==> run a <==
==> flow/design.v <==
module and4(in1, in2, out);
	input [3:0] in1, in2;
	output[3:0] out;
	and a1(out[0], in1[0], in2[0]);
	and a2(out[1], in1[1], in2[1]);
	and a3(out[2], in1[2], in2[2]);
	and a4(out[3], in1[3], in2[3]);
endmodule
module and16(in1, in2, out);
	input [15:0] in1, in2;
	output[15:0] out;
	and4 a11(.in1(in1[3:0]), .in2(in2[3:0]), .out(out[3:0]));
	and4 a12(.in1(in1[7:4]), .in2(in2[7:4]), .out(out[7:4]));
	and4 a13(.in1(in1[11:8]), .in2(in2[11:8]), .out(out[11:8]));
	and4 a14(.in1(in1[15:12]), .in2(in2[15:12]), .out(out[15:12]));
endmodule
module or4(in1, in2, out);
	input [3:0] in1, in2;
	output[3:0] out;
	or a1(out[0], in1[0], in2[0]);
	or a2(out[1], in1[1], in2[1]);
	or a3(out[2], in1[2], in2[2]);
	or a4(out[3], in1[3], in2[3]);
endmodule
module or16(in1, in2, out);
	input [15:0] in1, in2;
	output[15:0] out;
	or4 a11(.in1(in1[3:0]), .in2(in2[3:0]), .out(out[3:0]));
	or4 a12(.in1(in1[7:4]), .in2(in2[7:4]), .out(out[7:4]));
	or4 a13(.in1(in1[11:8]), .in2(in2[11:8]), .out(out[11:8]));
	or4 a14(.in1(in1[15:12]), .in2(in2[15:12]), .out(out[15:12]));
endmodule
module complent(in, go, CK, reset, out, busy, fin);
	input  [15:0] in;
	input  go;
	input  CK, reset;
	output reg [15:0] out;
	output reg busy;
	output reg fin;
	reg [15:0] m;
	reg [15:0] o, mm, c;
	always@(posedge CK) begin
		if(reset) begin
			busy <= 1'b0;
			fin  <= 1'b0;
		end
		else begin
			fin <= 1'b0;
			if(busy == 1'b0) begin
				if(go) begin
					o  = 16'hffff ^ in;
					mm = 16'h0001;
					c  = o & mm;
					o  = o ^ mm;
					mm = c << 1;
					out  <= o;
					m    <= mm;
					busy <= 1'b1;
				end
			end
			else if(m == 16'h0000) begin
				busy <= 1'b0;
				fin  <= 1'b1;
			end
			else begin
				out <= out ^ m;
				m   <= (out & m) << 1;
			end
		end
	end
endmodule
module adder(in1, in2, go, CK, reset, out, busy, fin);
	input [15:0] in1, in2;
	input go;
	input CK, reset;
	output reg [15:0] out;
	output reg busy;
	output reg fin;
	reg [15:0] cc;
	reg [15:0] o, c, m;
	always@(posedge CK) begin
		if(reset) begin
			busy <= 1'b0;
			fin  <= 1'b0;
		end
		else begin
			fin <= 1'b0;
			if(busy == 1'b0) begin
				if(go) begin
					o = in1 ^ in2;
					c = in1 & in2;
					c = c << 1;
					if(c == 16'h0000) begin
						busy <= 1'b0;
						fin  <= 1'b1;
					end
					else begin
						m = o & c;
						o = o ^ c;
						c = m << 1;
						busy <= 1'b1;
					end
					out <= o;
					cc  <= c;
				end
			end
			else if(cc == 16'h0000) begin
				busy <= 1'b0;
				fin  <= 1'b1;
			end
			else begin
				out <= out ^ cc;
				cc  <= (out & cc) << 1;
			end
		end
	end
endmodule
module muler(in1, in2, go, CK, reset, out, busy, fin);
	input		[15:0] in1, in2;
	input		go;
	input  		CK, reset;
	output reg	[15:0] out;
	output reg  busy;
	output reg  fin;
	reg[15:0] m1, m2;
	reg[15:0] a1, a2, o;
	always @(posedge CK) begin
		if(reset) begin
			busy <= 1'b0;
			fin  <= 1'b0;
		end
		else begin
			fin <= 1'b0;
			if(busy == 1'b0 && go == 1'b0) begin
			end
			else begin
				if(busy == 1'b0) begin
					a1 = in1;
					a2 = in2;
					o  = 16'h0000;
				end
				else begin
					a1 = m1;
					a2 = m2;
					o  = out;
				end
				if(a2[0] == 1'b1)
					o = o + a1;
				a1 = a1 << 1;
				a2 = a2 >> 1;
				m1  <= a1;
				m2  <= a2;
				out <= o;
				if(a2 == 16'h0000) begin
					busy <= 1'b0;
					fin  <= 1'b1;
				end
				else
					busy <= 1'b1;
			end
		end
	end
endmodule
module diver(in1, in2, go, CK, reset, reminder, quotient, busy, fin);
	input [15:0] in1, in2;
	input go;
	input CK, reset;
	output reg [15:0] reminder, quotient;
	output reg busy;
	output reg fin;
	reg [31:0] m1, m2;
	reg [15:0] divisor;
	reg [4:0]  cnt;
	reg [31:0] t1, t2;
	reg [15:0] d;
	reg [4:0]  n;
	always @(posedge CK) begin
		if(reset) begin
			busy <= 1'b0;
			fin  <= 1'b0;
		end
		else begin
			fin <= 1'b0;
			if(busy == 1'b0 && go == 1'b0) begin
			end
			else begin
				if(busy == 1'b0) begin
					t1 = {16'h0000, in1};
					t2 = {in2, 16'h0000};
					d  = in2;
					n  = 5'b00000;
				end
				else begin
					t1 = m1;
					t2 = m2;
					d  = divisor;
					n  = cnt;
				end
				if(n < 5'b10001) begin
					if(t1[31:16] >= d)
						t1 = t1 - t2 + 1'b1;
					t1 = t1 << 1;
					n  = n + 1'b1;
					busy <= 1'b1;
				end
				else begin
					busy <= 1'b0;
					fin  <= 1'b1;
				end
				if(n == 5'b10000) begin
					if(t1[31:16] >= d)
						t1 = t1 - t2 + 1'b1;
					reminder <= t1[31:16];
					quotient <= t1[15:0];
				end
				m1      <= t1;
				m2      <= t2;
				divisor <= d;
				cnt     <= n;
			end
		end
	end
endmodule
module mux3to8(in, in1, in2, in3, in4, in5, in6, in7, select, out);
	input [15:0] in, in1, in2, in3, in4, in5, in6, in7;
	input [2:0]  select;
	output reg [15:0] out;
	always @(*) begin
		case(select)
			3'b000:out = in;
			3'b001:out = in1;
			3'b010:out = in2;
			3'b011:out = in3;
			3'b100:out = in4;
			3'b101:out = in5;
			3'b110:out = in6;
			3'b111:out = in7;
		endcase
	end
endmodule
module alu16(CK, reset, start, instruction, inputR1, inputR2, outputR, busy, done);
	input [15:0] inputR1, inputR2;
	input [2:0] instruction;
	input CK, reset, start;
	output[15:0] outputR;
	output busy;
	output done;
	reg  [2:0]  op;
	reg  [15:0] out5, out6;
	reg         finL;
	wire [3:0]  busyL;
	wire [3:0]  finU;
	wire        go;
	wire  [15:0] out, out1, out2, out3, out4, and_o, or_o;
	assign go = start & ~busy;
	adder add(
		.in1(inputR1),
		.in2(inputR2),
		.go(go & (instruction == 3'b000)),
		.CK(CK),
		.reset(reset),
		.out(out),
		.busy(busyL[0]),
		.fin(finU[0])
	);
	complent com(
		.in(inputR1),
		.go(go & (instruction == 3'b001)),
		.CK(CK),
		.reset(reset),
		.out(out1),
		.busy(busyL[1]),
		.fin(finU[1])
	);
	muler mul(
		.in1(inputR1),
		.in2(inputR2),
		.go(go & (instruction == 3'b010)),
		.CK(CK),
		.reset(reset),
		.out(out2),
		.busy(busyL[2]),
		.fin(finU[2])
	);
	diver div(
		.in1(inputR1),
		.in2(inputR2),
		.go(go & ((instruction == 3'b011) | (instruction == 3'b100))),
		.CK(CK),
		.reset(reset),
		.reminder(out3),
		.quotient(out4),
		.busy(busyL[3]),
		.fin(finU[3])
	);
	and16 and1(inputR1, inputR2, and_o);
	or16 or1(inputR1, inputR2, or_o);
	mux3to8 outp(
		.in(out),
		.in1(out1),
		.in2(out2),
		.in3(out3),
		.in4(out4),
		.in5(out5),
		.in6(out6),
		.in7(16'h0000),
		.select(op),
		.out(outputR)
	);
	always @(posedge CK) begin
		if(reset) begin
			finL <= 1'b0;
		end
		else begin
			finL <= go & ((instruction == 3'b101) | (instruction == 3'b110) | (instruction == 3'b111));
			if(go) begin
				op   <= instruction;
				out5 <= and_o;
				out6 <= or_o;
			end
		end
	end
	assign busy = busyL[0] | busyL[1] | busyL[2] | busyL[3];
	assign done = finL | finU[0] | finU[1] | finU[2] | finU[3];
endmodule
==> flow/run.sh <==
#!/bin/bash
# the make line also repeats each setting of config.mk as NAME=value (left out here)
make -C /OpenROAD-flow-scripts/flow DESIGN_CONFIG=/design/flow/config.mk WORK_HOME=/design/flow/orfs CLKGATE_MAP_FILE= finish
==> flow/config.mk <==
export PLATFORM = sky130hd
export DESIGN_NAME = alu16
export DESIGN_NICKNAME = alu16
export VERILOG_FILES = /design/flow/design.v
export SDC_FILE = /design/flow/constraint.sdc
export NUM_CORES = 4
export LEC_CHECK = 0
export ABC_AREA = 1
export CAP_MARGIN = 20
export CELL_PAD_IN_SITES_DETAIL_PLACEMENT = 0
export CELL_PAD_IN_SITES_GLOBAL_PLACEMENT = 0
export CORE_MARGIN = 2
export CORE_UTILIZATION = 72
export CTS_CLUSTER_SIZE = 15
export GPL_ROUTABILITY_DRIVEN = 1
export MIN_ROUTING_LAYER = met1
export PLACE_DENSITY_LB_ADDON = 0.21
export SLEW_MARGIN = 30
==> flow/constraint.sdc <==
create_clock -name core_clock -period 5.48 [get_ports {CK}]
set_input_delay 1.0960 -clock core_clock [delete_from_list [all_inputs] [get_ports {CK}]]
set_output_delay 1.0960 -clock core_clock [all_outputs]
set_load 0.01 [all_outputs]
==> run b: changes against run a <==
==> flow/config.mk (replaced) <==
export PLATFORM = sky130hd
export DESIGN_NAME = alu16
export DESIGN_NICKNAME = alu16
export VERILOG_FILES = /design/flow/design.v
export SDC_FILE = /design/flow/constraint.sdc
export NUM_CORES = 4
export LEC_CHECK = 0
export CAP_MARGIN = 20
export CORE_MARGIN = 2
export CORE_UTILIZATION = 65
export SLEW_MARGIN = 20
==> flow/constraint.sdc (replaced) <==
create_clock -name core_clock -period 6.12 [get_ports {CK}]
set_input_delay 1.2240 -clock core_clock [delete_from_list [all_inputs] [get_ports {CK}]]
set_output_delay 1.2240 -clock core_clock [all_outputs]
set_load 0.01 [all_outputs]
==> comparison <==
- In run a the area after synthesis is larger than in run b, by about 6.6%.
- Of run b and run a, run b has the higher die area (gap 3.9%, measured against run a).
- Synthesized cell count: run a is higher than run b (about 35%).
- Run a ended with an error in global routing (5_1_grt), error GRT-0232. Run b completed, yet does not pass: negative setup slack.
